== job 9280 ==
==> flow/design.v (excerpt) <==
module alu16bit (
  input clk,                 
  input reset,               
  input [2:0] operation,     
  input [15:0] operand_A,
  input [15:0] operand_B,
  output reg [31:0] result, 
  output reg carry_flag,
  output reg zero_flag
);
export LEC_CHECK = 0
export CAP_MARGIN = 20
export CORE_MARGIN = 2
export CORE_UTILIZATION = 67
export CTS_CLUSTER_DIAMETER = 51
export CTS_CLUSTER_SIZE = 37
export MAX_ROUTING_LAYER = met4
export PLACE_DENSITY = 0.64
export SLEW_MARGIN = 20
create_clock -name core_clock -period 7.37 [get_ports {clk}]
run.sh (not shown) runs the stock make flow with config.mk's settings and CLKGATE_MAP_FILE=.
The flow ended early for job 9280: it failed with a tool error in global routing.
The inputs of job 7423 differ from those of job 9280 as listed below.
# job 9280
export LEC_CHECK = 0
export CAP_MARGIN = 20
export CORE_MARGIN = 2
export CORE_UTILIZATION = 67
export CTS_CLUSTER_DIAMETER = 51
export CTS_CLUSTER_SIZE = 37
export MAX_ROUTING_LAYER = met4
export PLACE_DENSITY = 0.64
export SLEW_MARGIN = 20
create_clock -name core_clock -period 7.37 [get_ports {clk}]
# job 7423
export LEC_CHECK = 0
export CAP_MARGIN = 20
export CORE_MARGIN = 2
export CORE_UTILIZATION = 59
export SLEW_MARGIN = 20
create_clock -name core_clock -period 5.09 [get_ports {clk}]
[summary]
- As far as compound-cell area share of the yosys netlist goes, job 7423 and job 9280 are indistinguishable; the numbers are identical.
- On count of buffers added by post-CTS timing repair for setup: between job 9280 and job 7423, it ends up lower for job 9280.
- Compared to job 9280, job 7423 has global placement routability congestion 0.11 lower.
- Reported for job 9280 and job 7423, cell area after synthesis turned out identical to the last digit.
- Status: job 7423 FAILED at global routing (tool error)
- Relative to job 9280, the post-detailed-placement cell area of job 7423 is higher by 7.7%.
- Compared to job 9280, job 7423 was floorplanned on a bigger die.
- Job 9280 → job 7423: cell count listed in synth_stat.txt held; instance count after placement with tap cells included went up 134; post-synthesis instance total held; share of the core filled by cells before placement went down 7.9 points.
The inputs of job 1816 differ from those of job 7423 as listed below.
# job 7423
export LEC_CHECK = 0
export CAP_MARGIN = 20
export CORE_MARGIN = 2
export CORE_UTILIZATION = 59
export SLEW_MARGIN = 20
create_clock -name core_clock -period 5.09 [get_ports {clk}]
# job 1816
export LEC_CHECK = 0
export ABC_AREA = 1
export CAP_MARGIN = 20
export CORE_MARGIN = 2
export CORE_UTILIZATION = 61
export CTS_CLUSTER_SIZE = 100
export SLEW_MARGIN = 20
create_clock -name core_clock -period 7.11 [get_ports {clk}]
==> comparison <==
- Job 7423 -> job 1816: post-synthesis cell count increased by more than a quarter
- When job 1816 is measured against job 7423, its final HPWL from detailed placement turns out 5.7% higher.
- Job 1816 ends up with a placed cell area that is 150 um^2 lower than in job 7423.
- Per the comparison of job 1816 with job 7423, post-synthesis sequential area ratio went down by 0.49 points, area of the mapped netlist picked up an extra 9.9%, area share of fa/ha/maj cells after synthesis decreased by 4.2 points relative to the old numbers, number of ports placed on the die boundary shows no meaningful change.
- Post-CTS setup-driven buffer insertion count in job 1816 is 84 below job 7423.
- Job 7423 -> job 1816: summed standard-cell area reported by yosys increased by a little under 10%
- Compared with job 7423, in job 1816 post-cts repair resize count down 344, average cell area after synthesis down 16%.
- Both conditions hold for job 1816: the flow ran to the end and the final layout passed the timing, DRC and antenna checks.
Setup changes, job 1816 to job 6960
# job 1816
export LEC_CHECK = 0
export ABC_AREA = 1
export CAP_MARGIN = 20
export CORE_MARGIN = 2
export CORE_UTILIZATION = 61
export CTS_CLUSTER_SIZE = 100
export SLEW_MARGIN = 20
create_clock -name core_clock -period 7.11 [get_ports {clk}]
# job 6960
export LEC_CHECK = 0
export ABC_AREA = 1
export CAP_MARGIN = 20
export CORE_MARGIN = 2
export CORE_UTILIZATION = 69
export CTS_CLUSTER_SIZE = 100
export SLEW_MARGIN = 20
create_clock -name core_clock -period 7.11 [get_ports {clk}]
==> comparison <==
What ended job 6960 was a tool error in global routing; the run never finished. Measured against each other, job 1816 and job 6960 differ in total cell area at the placement stage, the higher figure coming from job 1816. Core region area shrinks by more than 10% when moving from job 1816 to job 6960. Job 6960 vs. job 1816: total die area fell about 11%, sum of net half-perimeters after detailed placement rose by 4.4%. Reported for job 1816 and job 6960, clock net sink count turned out identical to the last digit.

alu16bit again, from the RTL that the note above started with.
export LEC_CHECK = 0
export CAP_MARGIN = 20
export CORE_MARGIN = 2
export CORE_UTILIZATION = 53
export PLACE_DENSITY = 0.8
export SETUP_SLACK_MARGIN = -0.22
export SLEW_MARGIN = 20
create_clock -name core_clock -period 7.2 [get_ports {clk}]
The baseline completed, yet does not pass: setup timing.
Edit:
- CORE_MARGIN: 2 -> 3
- CORE_UTILIZATION: 53 -> 40
- GPL_ROUTABILITY_DRIVEN: not set -> 0
- PLACE_DENSITY: 0.8 -> not set
- SETUP_SLACK_MARGIN: -0.22 -> not set
=> The new run went through all stages and came out clean. Routed wire length is lower by 2.7%. Clock-buffer cell count is unchanged. Utilization is lower by 14 points. Final cell count is higher by 5.7%. Sequential share of layout area is lower by 0.20 points. Area after synthesis does not change. Final area is higher by 4.9%. Critical path depth is lower by 2. Fmax is higher by 5.0%.
Edit:
- CAP_MARGIN: 20 -> 15
- CORE_ASPECT_RATIO: not set -> 1.98
- CORE_MARGIN: 3 -> 2
- CTS_CLUSTER_DIAMETER: not set -> 210
- CTS_CLUSTER_SIZE: not set -> 99
- GPL_ROUTABILITY_DRIVEN: 0 -> not set
Now the flow ran to the end with violations: setup timing.
Wire length increases by 20%.
Via count is higher by 3.1%.
Edit:
- CAP_MARGIN: 15 -> 20
- CORE_ASPECT_RATIO: 1.98 -> not set
- CTS_CLUSTER_DIAMETER: 210 -> 379
- CTS_CLUSTER_SIZE: 99 -> 100
- SETUP_SLACK_MARGIN: not set -> -0.22
=> The changed run completed, yet does not pass: setup timing. Wire length is lower by 14%. Hold slack gets better by 0.23 ns. Flip-flop count is unchanged.
Edit:
- CORE_UTILIZATION: 40 -> 66
- CTS_CLUSTER_DIAMETER: 379 -> 51
- CTS_CLUSTER_SIZE: 100 -> not set
- MAX_ROUTING_LAYER: not set -> met4
- SETUP_SLACK_MARGIN: -0.22 -> not set
- TNS_END_PERCENT: not set -> 5
Outcome: The new run finished with setup timing left; global-route usage is higher by 26 points; via count is higher by 19%; maximum frequency is lower by 14%; worst setup slack degrades by 1.2 ns.
Edit:
- CORE_UTILIZATION: 66 -> 65
- CTS_CLUSTER_DIAMETER: 51 -> not set
- HOLD_SLACK_MARGIN: not set -> -0.09
- MAX_ROUTING_LAYER: met4 -> not set
- TNS_END_PERCENT: 5 -> 100
Now the flow did not get past 5_1_grt.
Area after synthesis stays the same.
Synthesized cell count stays the same.
Die size went up by 1.5%.
